v6:
==> flow/design.v (excerpt) <==
module mult16_top (
  input         clk,
  input  [15:0] a,
  input  [15:0] b,
  output [31:0] p
);
  reg  [15:0] a_r, b_r;
  reg  [31:0] p_r;
  wire [31:0] o;
  multiplier_16bit u_mul (.a(a_r), .b(b_r), .o(o));
  always @(posedge clk) begin
    a_r <= a;
    b_r <= b;
    p_r <= o;
  end
  assign p = p_r;
endmodule
Size in the first run: about 670 cells after synthesis, roughly 65 I/O pins, ~0.0077 mm2 of cells after synthesis.
Settings: LEC_CHECK=0, CAP_MARGIN=0, CORE_MARGIN=2, CORE_UTILIZATION=72, CTS_CLUSTER_DIAMETER=103, PLACE_DENSITY=0.39, SETUP_SLACK_MARGIN=1.69, SLEW_MARGIN=20; clock period 11.4 ns.
run.sh (not shown) runs the stock make flow with config.mk's settings and CLKGATE_MAP_FILE=.
v6: all stages done; final checks FAILED (negative setup slack).
[inputs] v7 vs v6
Settings: a change of CAP_MARGIN from 0 to 20; a deleted SETUP_SLACK_MARGIN that had been 1.69; a deleted PLACE_DENSITY that had been 0.39; a change of CTS_CLUSTER_DIAMETER from 103 to 348; an added ABC_AREA of 1; a change of the clock period (ns, I/O delays scaled along) from 11.4 to 6.15.
Findings:
- v7 finished all stages; layout check result: FAIL, due to negative setup slack.
- v7 vs v6 — cell area climbed by a few percent
- Summary — required time at the worst-slack endpoint, v7 relative to v6: lower, by 5.24 ns.
- Taking v6 as the reference, in v7 sum of met3 wire segment lengths after detailed routing now sits higher; yosys-reported design area after synthesis now sits higher; aggregate global-route resource usage now sits higher.
- Compared with v6, v7 shows number of global-route vias before repair higher by 151.

* * *

Starting RTL as in the previous note.
clock: 12.2 ns
lec_check: 0
cap_margin: 40
core_aspect_ratio: 0.71
core_margin: 2
core_utilization: 72
cts_cluster_diameter: 96
place_density_lb_addon: 0.06
setup_slack_margin: 1.0
slew_margin: 20
The starting point finished with negative setup slack left.
Edit:
- ABC_AREA: default -> 1
- CAP_MARGIN: 40 -> 20
- CORE_ASPECT_RATIO: 0.71 -> default
- CTS_CLUSTER_DIAMETER: 96 -> default
- PLACE_DENSITY: default -> 0.35
- PLACE_DENSITY_LB_ADDON: 0.06 -> default
- SETUP_SLACK_MARGIN: 1.0 -> default
- clock period: 12.2 -> 9.39 ns (I/O delays scaled with it)
Result:
- The changed run completed and failed the layout checks on negative setup slack
- wire length is lower by 11%
- die area is higher by 3.8%
- flip-flop count is unchanged
- global-route usage is lower by 3.2 points
- synthesized cell count is higher by 8.8%
- final cell count is higher by 8.4%
- via count is higher by 2.5%
- utilization is lower by 3.2 points
- register-to-register slack gets worse by 2700 ps

* * *

Setup of try-raven:
mult16_top again, from the RTL that the note above started with.
Settings: LEC_CHECK=0, ABC_AREA=0, CAP_MARGIN=20, CORE_MARGIN=2, CORE_UTILIZATION=72, CTS_CLUSTER_SIZE=98, SETUP_SLACK_MARGIN=2.18, SLEW_MARGIN=20, TNS_END_PERCENT=40; clock period 7.94 ns.
| try-raven | all stages done | FAIL | setup timing |
The following lists how try-harbor was set up differently from try-raven:
Settings: removing ABC_AREA (formerly 0); removing TNS_END_PERCENT (formerly 40); removing SETUP_SLACK_MARGIN (formerly 2.18); removing CTS_CLUSTER_SIZE (formerly 98); setting PLACE_DENSITY to 0.68 for the first time; changing the clock period (ns, I/O delays scaled along) from 7.94 to 12.0.
==> results <==
- Across try-raven and try-harbor, no clean finish was achieved.
- Ran to the end and failed final checks on setup timing: try-harbor.
- Worst slack on hold paths up 270 ps in try-harbor wrt try-raven
- try-harbor vs. try-raven: global-route usage went down 1.9 points; antenna diode instance count shows no meaningful change.
#### Input delta (try-quartz over try-harbor)
Settings: MAX_ROUTING_LAYER now met5, previously not set; ABC_AREA now 0, previously not set; CORE_ASPECT_RATIO now 1.44, previously not set; CELL_PAD_IN_SITES_DETAIL_PLACEMENT now 0, previously not set; CORE_UTILIZATION now 68, was 72; PLACE_DENSITY no longer set, was 0.68; CAP_MARGIN now 40, was 20.
--- outcome ---
Each of try-harbor and try-quartz falls short of a clean finish. Ran to the end and failed final checks on setup timing: try-harbor. Total of fill cells in the finished design of try-quartz exceeds that of try-harbor by more than 10%. Register cell area after layout: try-quartz vs try-harbor, no meaningful difference. Changes observed in try-quartz relative to try-harbor: layout net count essentially unchanged; setup slack decreased by 58 ps relative to the old numbers. Comparing try-harbor and try-quartz, core occupancy in the finished layout is higher on try-harbor. The run showing the greater cell count after placement is try-quartz.
> inputs changed (try-quartz -> try-tundra)
Settings: clearing MAX_ROUTING_LAYER, which used to be met5; clearing CORE_ASPECT_RATIO, which used to be 1.44; swapping 40 for 20 in CAP_MARGIN; clearing ABC_AREA, which used to be 0; clearing CELL_PAD_IN_SITES_DETAIL_PLACEMENT, which used to be 0; swapping 68 for 57 in CORE_UTILIZATION; swapping 12.0 for 7.89 in the clock period (ns, I/O delays scaled along).
[summary]
- From the logs: try-tundra reached the end of the flow and failed the layout checks with setup timing.
- From try-quartz to try-tundra the numbers moved as follows: number of setup buffers added after CTS now smaller, setup slack decreased 4040 ps, post-layout instance count excluding filler cells picked up an extra 5.9%, design area now larger.

* * *

## JK
mult16_top again, from the RTL that the note above started with.
Settings: LEC_CHECK=0, ABC_AREA=0, CAP_MARGIN=20, CELL_PAD_IN_SITES_GLOBAL_PLACEMENT=3, CORE_ASPECT_RATIO=0.85, CORE_MARGIN=2, CORE_UTILIZATION=40, CTS_CLUSTER_DIAMETER=54, GPL_ROUTABILITY_DRIVEN=0, GPL_TIMING_DRIVEN=0, MAX_ROUTING_LAYER=met4, PLACE_DENSITY=0.54, SLEW_MARGIN=20, TNS_END_PERCENT=35; clock period 11.4 ns.
The layout from JK, despite a flow that completed every stage, fails the layout checks, with the failing checks listed as setup timing.
## Diff of input files: MS against JK
Settings: GPL_ROUTABILITY_DRIVEN: 0 -> unset; TNS_END_PERCENT: 35 -> unset; ABC_AREA: 0 -> 1; PLACE_DENSITY: 0.54 -> unset; MAX_ROUTING_LAYER: met4 -> unset; the clock period (ns, I/O delays scaled along): 11.4 -> 15.0.
Notes after the runs:
- MS has completed all stages; timing, DRC and antenna checks passed.
- Going from JK to MS, final standard cell count with taps included and fillers excluded moved up; minimum setup slack in the final design went up 2240 ps.
- Looking only at number of buffers and inverters on the critical path, and setting everything else aside, the higher value of JK and MS goes to MS.
- MS — sum of routed wire segments on met1 2.1% higher, JK as reference
- [compare] base=JK new=MS: shortest period the worst path allows now larger, design area now larger.
Modified inputs, AL compared to MS
Settings: CORE_UTILIZATION: 40 -> 58; CTS_CLUSTER_DIAMETER: 54 -> 328; GPL_TIMING_DRIVEN: 0 -> unset; PLACE_DENSITY: unset -> 0.74; CORE_ASPECT_RATIO: 0.85 -> unset; ABC_AREA: 1 -> 0; CELL_PAD_IN_SITES_GLOBAL_PLACEMENT: 3 -> unset; CTS_CLUSTER_SIZE: unset -> 98.
Notes after the runs:
- MS → AL: number of violations of the max-capacitance limit did not really move, global-route wire length before repair went down.
- MS → AL: logic share of the area shows an increase of 7.6 points; growth of design area from synthesis to finish shows a reduction of 6.6 points.
Inputs modified between AL and TR:
Settings: a deleted PLACE_DENSITY that had been 0.74; a change of CORE_UTILIZATION from 58 to 40; a deleted CTS_CLUSTER_SIZE that had been 98; a deleted ABC_AREA that had been 0; a deleted CTS_CLUSTER_DIAMETER that had been 328; an added GPL_TIMING_DRIVEN of 0; an added CORE_ASPECT_RATIO of 0.85.
Notes after the runs:
- Placed instance area on TR is up relative to AL.
- Delta (TR minus AL): fmax neither gained nor lost much; setup slack of the worst register-to-register path shows an increase of 40 ps; non-clock buffer instance count of the final layout rose by 67%.
- Of AL and TR, the run reporting the lower biggest cell delay along the critical path was TR.
Here is what was changed in the inputs of PW compared with TR.
Settings: GPL_TIMING_DRIVEN removed (was 0); SETUP_SLACK_MARGIN newly set to -1.43; CORE_ASPECT_RATIO changed from 0.85 to 0.5.
==> results <==
PW: met3 track demand over resource in global routing is 0.31 points lower than what TR reported.
In PW relative to TR, via count had gone down by a few percent.
Critical path depth of PW falls short of that of TR by a few percent.
Of PW and TR, the run reporting the lower first-iteration DRC count was PW.
TR -> PW: y dimension of the die decreased by more than 10%
PW reports a lower amount of wire on met3 after detailed routing than TR does.
Compared with TR, PW ends up with less cell area.
Lower fraction of standard cell area that is sequential among PW and TR: TR

* * *

## v23
mult16_top again, from the RTL that the note above started with.
Settings: LEC_CHECK=0, CAP_MARGIN=20, CELL_PAD_IN_SITES_GLOBAL_PLACEMENT=2, CORE_ASPECT_RATIO=0.94, CORE_MARGIN=2, CORE_UTILIZATION=58, CTS_CLUSTER_SIZE=70, GPL_ROUTABILITY_DRIVEN=0, GPL_TIMING_DRIVEN=1, MIN_ROUTING_LAYER=met1, PLACE_DENSITY_LB_ADDON=0.1, SETUP_SLACK_MARGIN=1.96, SLEW_MARGIN=40, TNS_END_PERCENT=65; clock period 17.0 ns.
v23 was carried through to the last stage, and its layout satisfied the timing, design-rule and antenna checks.
Changes in v26 relative to v23:
Settings: CTS_CLUSTER_SIZE no longer set, was 70; TNS_END_PERCENT no longer set, was 65; SLEW_MARGIN now 20, was 40; SETUP_SLACK_MARGIN no longer set, was 1.96; GPL_ROUTABILITY_DRIVEN no longer set, was 0; MIN_ROUTING_LAYER no longer set, was met1; PLACE_DENSITY_LB_ADDON no longer set, was 0.1; CELL_PAD_IN_SITES_GLOBAL_PLACEMENT no longer set, was 2; GPL_TIMING_DRIVEN no longer set, was 1; CORE_ASPECT_RATIO no longer set, was 0.94; the clock period (ns, I/O delays scaled along) now 7.9, was 17.0.
[summary]
- Layout checks on v26: not met. Flow itself completed; violations: negative setup slack.
- Per the comparison of v26 with v23, post-synthesis share of cell area spent on and, or, nand and nor gates flat, number of global-route vias before repair increased 330, number of ordinary and repair buffers in the finished layout saw an increase, wire length went up 220 um.

* * *

mult16_top again, from the RTL that the note above started with.
Settings: LEC_CHECK=0, CAP_MARGIN=40, CELL_PAD_IN_SITES_DETAIL_PLACEMENT=2, CELL_PAD_IN_SITES_GLOBAL_PLACEMENT=1, CORE_ASPECT_RATIO=0.72, CORE_MARGIN=2, CORE_UTILIZATION=30, MAX_ROUTING_LAYER=met5, MIN_ROUTING_LAYER=met2, PLACE_DENSITY_LB_ADDON=0.26, SETUP_SLACK_MARGIN=4.21, SLEW_MARGIN=20, TNS_END_PERCENT=35; clock period 15.0 ns.
==> next run, changes <==
Settings changed: CAP_MARGIN 40 to 25, CELL_PAD_IN_SITES_DETAIL_PLACEMENT 2 to not set, CELL_PAD_IN_SITES_GLOBAL_PLACEMENT 1 to not set, CORE_ASPECT_RATIO 0.72 to not set, CORE_UTILIZATION 30 to 50, MAX_ROUTING_LAYER met5 to met4, SETUP_SLACK_MARGIN 4.21 to 4.38, TNS_END_PERCENT 35 to not set.
After rerunning: Now the flow finished but failed the layout checks on design-rule violations; synthesized area is unchanged; worst setup slack gets better by 260 ps; count of clock-buffer cells in the layout is unchanged; via count fell by a few percent; final cell count went down by roughly a tenth; routed wire length decreases by a quarter to a third; hold slack is worse by 100 ps.
==> next run, changes <==
Settings changed: CELL_PAD_IN_SITES_DETAIL_PLACEMENT set to 2, CORE_ASPECT_RATIO set to 0.72, CORE_UTILIZATION 50 to 30.
=> With this change the flow completed with no timing, DRC or antenna violations; wire length went up by well over a third; cell count goes up by about a fifth; design area rose by a few percent; area after synthesis does not change; synthesized cell count does not change; die size went up by well over a third; setup slack is worse by 99 ps; count of clock-buffer cells in the layout falls by 1.
==> next run, changes <==
Settings changed: ABC_AREA set to 1, CAP_MARGIN 25 to 5, CELL_PAD_IN_SITES_DETAIL_PLACEMENT 2 to not set, CORE_ASPECT_RATIO 0.72 to not set, CORE_UTILIZATION 30 to 58, CTS_CLUSTER_DIAMETER set to 328, CTS_CLUSTER_SIZE set to 98, MAX_ROUTING_LAYER met4 to not set, MIN_ROUTING_LAYER met2 to not set, PLACE_DENSITY set to 0.42, PLACE_DENSITY_LB_ADDON 0.26 to not set, SETUP_SLACK_MARGIN 4.38 to not set.
Result:
- die size drops by well over a third
- cell area drops by a few percent
- critical path depth climbs by 1
- via count drops by a quarter to a third
- first-iteration DRC count drops by well over a third
- setup slack degrades by 1500 ps
- register-to-register slack degrades by 1500 ps
- sequential share of layout area climbs by 0.35 points
- routed wire length drops by a quarter to a third
